Setup of the reference run:
## DilatedCausal1DConv
module DilatedCausal1DConv #(
    parameter integer DILATION_FACTOR = 2,
    parameter integer KERNEL_SIZE = 3,
    parameter integer INPUT_CHANNELS = 16,
    parameter integer OUTPUT_CHANNELS = 16
)(
    input clk,
    input reset,
    input wire [INPUT_CHANNELS*8-1:0] x,  
    output reg [OUTPUT_CHANNELS*8-1:0] y,  
    input h_write,
    input [7:0] h_index_channel,
    input [7:0] h_index_filter,
    input [7:0] h_value    
    );
==> flow/config.mk <==
export PLATFORM = sky130hd
export DESIGN_NAME = DilatedCausal1DConv
export DESIGN_NICKNAME = DilatedCausal1DConv
export VERILOG_FILES = /design/flow/design.v
export SDC_FILE = /design/flow/constraint.sdc
export NUM_CORES = 4
export LEC_CHECK = 0
export CAP_MARGIN = 20
export CORE_MARGIN = 2
export CORE_UTILIZATION = 65
export CTS_CLUSTER_DIAMETER = 52
export CTS_CLUSTER_SIZE = 39
export MAX_ROUTING_LAYER = met4
export SETUP_SLACK_MARGIN = -0.38
export SLEW_MARGIN = 20
==> flow/constraint.sdc <==
create_clock -name core_clock -period 4.91 [get_ports {clk}]
set_input_delay 0.9820 -clock core_clock [delete_from_list [all_inputs] [get_ports {clk}]]
set_output_delay 0.9820 -clock core_clock [all_outputs]
set_load 0.01 [all_outputs]
run.sh (not shown) runs the stock make flow with config.mk's settings and CLKGATE_MAP_FILE=.
The reference run -> stages 100% | layout checks FAIL | negative setup slack
Modified inputs, the trial run compared to the reference run
- an added PLACE_DENSITY of 0.4
- a deleted MAX_ROUTING_LAYER that had been met4
- a change of CTS_CLUSTER_SIZE from 39 to 13
- a change of CTS_CLUSTER_DIAMETER from 52 to 397
- an added ABC_AREA of 0
- a change of CORE_UTILIZATION from 65 to 72
- an added HOLD_SLACK_MARGIN of -0.09
- a change of SETUP_SLACK_MARGIN from -0.38 to 1.14
- a change of the clock period (ns, I/O delays scaled along) from 4.91 to 3.86
Notes after the runs:
To summarise the trial run: no stage aborted, but the layout did not pass its checks, failing on negative setup slack. Looking at width of the die, the trial run sits about 5% below the reference run. Sort the trial run and the reference run by layout overhead on the synthesized area, ascending, and the trial run comes first. The trial run falls short of the reference run in wire length of the first global-routing pass. NOTE: share of total power in the clock network in the trial run falls short of that of the reference run. Core utilization: the trial run higher than the reference run. The trial run has starting density of the core above what the reference run had. Relative to the reference run, number of cells in the design after placement has decreased by 209 in the trial run. On number of clock buffers in the layout: the trial run sits below the reference run. Between the reference run and the trial run, the flow reports number of gates given a new drive strength after cts increasing slightly. Standard-cell row count (the trial run over the reference run): decrease, 5.0%. Sort the trial run and the reference run by final non-filler cell area asc -> top: the trial run.


Setup of alpha:
DilatedCausal1DConv again, from the RTL that the note above started with.
make LEC_CHECK=0 CAP_MARGIN=20 CELL_PAD_IN_SITES_DETAIL_PLACEMENT=2 CORE_ASPECT_RATIO=0.59 CORE_MARGIN=7 CORE_UTILIZATION=39 CTS_CLUSTER_SIZE=94 MIN_ROUTING_LAYER=met1 PLACE_DENSITY_LB_ADDON=0.22 SETUP_SLACK_MARGIN=-0.3 SLEW_MARGIN=20 finish   # period 5.91 ns
alpha: ODB-0269 in 5_1_grt -> run aborted
What beta does differently from alpha at the input level:
- swapping 39 for 69 in CORE_UTILIZATION
- clearing CORE_ASPECT_RATIO, which used to be 0.59
- swapping 7 for 2 in CORE_MARGIN
- clearing CELL_PAD_IN_SITES_DETAIL_PLACEMENT, which used to be 2
- clearing MIN_ROUTING_LAYER, which used to be met1
- swapping 94 for 99 in CTS_CLUSTER_SIZE
- clearing SETUP_SLACK_MARGIN, which used to be -0.3
- clearing PLACE_DENSITY_LB_ADDON, which used to be 0.22
- swapping 5.91 for 7.01 in the clock period (ns, I/O delays scaled along)
Findings:
Of beta and alpha, only alpha fails to finish with a clean layout.
alpha terminated abnormally: 5_1_grt reported ODB-0269.
beta vs. alpha: number of H-tree levels flat; total instance count after detailed placement decreased by 4159 relative to the old numbers; die area fell by 45%; setup slack at placement higher.
Core box area: lower on beta
Between beta and alpha, number of buffers between clock root and the deepest sink is lower for beta, alpha comes in above that.
Changes observed in beta relative to alpha: clock buffer count from CTS now smaller, core utilization before placement has increased.
On average cell area after synthesis, beta and alpha are basically level.
Cell resize tally after clock tree synthesis, beta and alpha: lower on beta
The post-CTS setup repair buffer count in beta sits 240 below the value recorded for alpha.
Here is what was changed in the inputs of gamma compared with beta.
- a change of CORE_UTILIZATION from 69 to 72
- a change of CTS_CLUSTER_SIZE from 99 to 13
- an added CTS_CLUSTER_DIAMETER of 345
- a change of the clock period (ns, I/O delays scaled along) from 7.01 to 5.48
H-tree depth: gamma < beta
beta vs gamma, end of the critical path: y[73] vs y[90]
In the flow results for gamma and beta, the worst hold slack after final layout is larger on gamma.
gamma: critical path depth lower than beta
Ran to the end and failed final checks on setup timing: gamma.
A start point of the critical path of h[33][4] is what gamma shows, while h[27][0] belongs to beta.
The run showing the smaller largest net degree at the start of global routing is gamma.
Run comparison: beta cell type of the slowest stage on the worst timing path sky130_fd_sc_hd__dfstp_2; gamma cell type of the slowest stage on the worst timing path sky130_fd_sc_hd__fa_2
Taking beta as the reference, in gamma total die size decreased about 4%, wire length after detailed routing increased 17%, detail-routed net length per standard cell increased 7.5%, time the worst path needs with I/O delays and setup increased 0.083 ns, length of routed wiring on met1 increased about 4%.
Biggest power consumer among the groups = the clock network: beta; biggest power consumer among the groups = sequential cells: gamma
Changes in delta relative to gamma:
- MAX_ROUTING_LAYER: unset -> met4
- CTS_CLUSTER_SIZE: 13 -> 52
- CORE_UTILIZATION: 72 -> 59
- CTS_CLUSTER_DIAMETER: 345 -> 52
- SETUP_SLACK_MARGIN: unset -> 1.3
- the clock period (ns, I/O delays scaled along): 5.48 -> 4.91
### Flow results
Die outline height (gamma / delta): 0.906
Non-clock buffer count (delta over gamma): increase, about 7%
Comparing delta against gamma, there is no change at all in synthesized area per cell.
Die boundary width on delta is up relative to gamma.
Cell internal power dissipation was lower in gamma than in delta.
The flow completed for delta, but it is not clean: the layout still shows setup timing.
Lower area of all placed cells without fillers among gamma and delta: gamma
In terms of hold buffer count at cts, delta and gamma differ only marginally.
The number of antenna violations at the first check in global routing reported for delta is greater than that of gamma by 19%.
> inputs changed (delta -> epsilon)
- a deleted CTS_CLUSTER_SIZE that had been 52
- a deleted MAX_ROUTING_LAYER that had been met4
- a deleted SETUP_SLACK_MARGIN that had been 1.3
- a deleted CTS_CLUSTER_DIAMETER that had been 52
- a change of CORE_UTILIZATION from 59 to 40
- a change of the clock period (ns, I/O delays scaled along) from 4.91 to 6.95
- epsilon finished every stage and its layout cleared the timing, DRC and antenna checks.
- To summarise delta: no stage aborted, but the layout did not pass its checks, failing on setup timing.
- epsilon: via count lower than delta
- Looking at layout overhead on the synthesized area, epsilon sits below delta.
- epsilon: sequential share of layout area higher than delta
- Diff delta -> epsilon: y dimension of the die +about 21%; power fell 37%; portion of total power attributed to sequential cells went up 4.2 points; met1 global-route usage fell 15 points.
- epsilon vs delta — worst setup slack rose 2.06 ns.
- epsilon — wire length of the first global-routing pass 4.6% lower, delta as reference
- Relative to delta, epsilon improves setup slack after placement.
Power figures rest on the tool's default switching activity, not on a simulated workload.
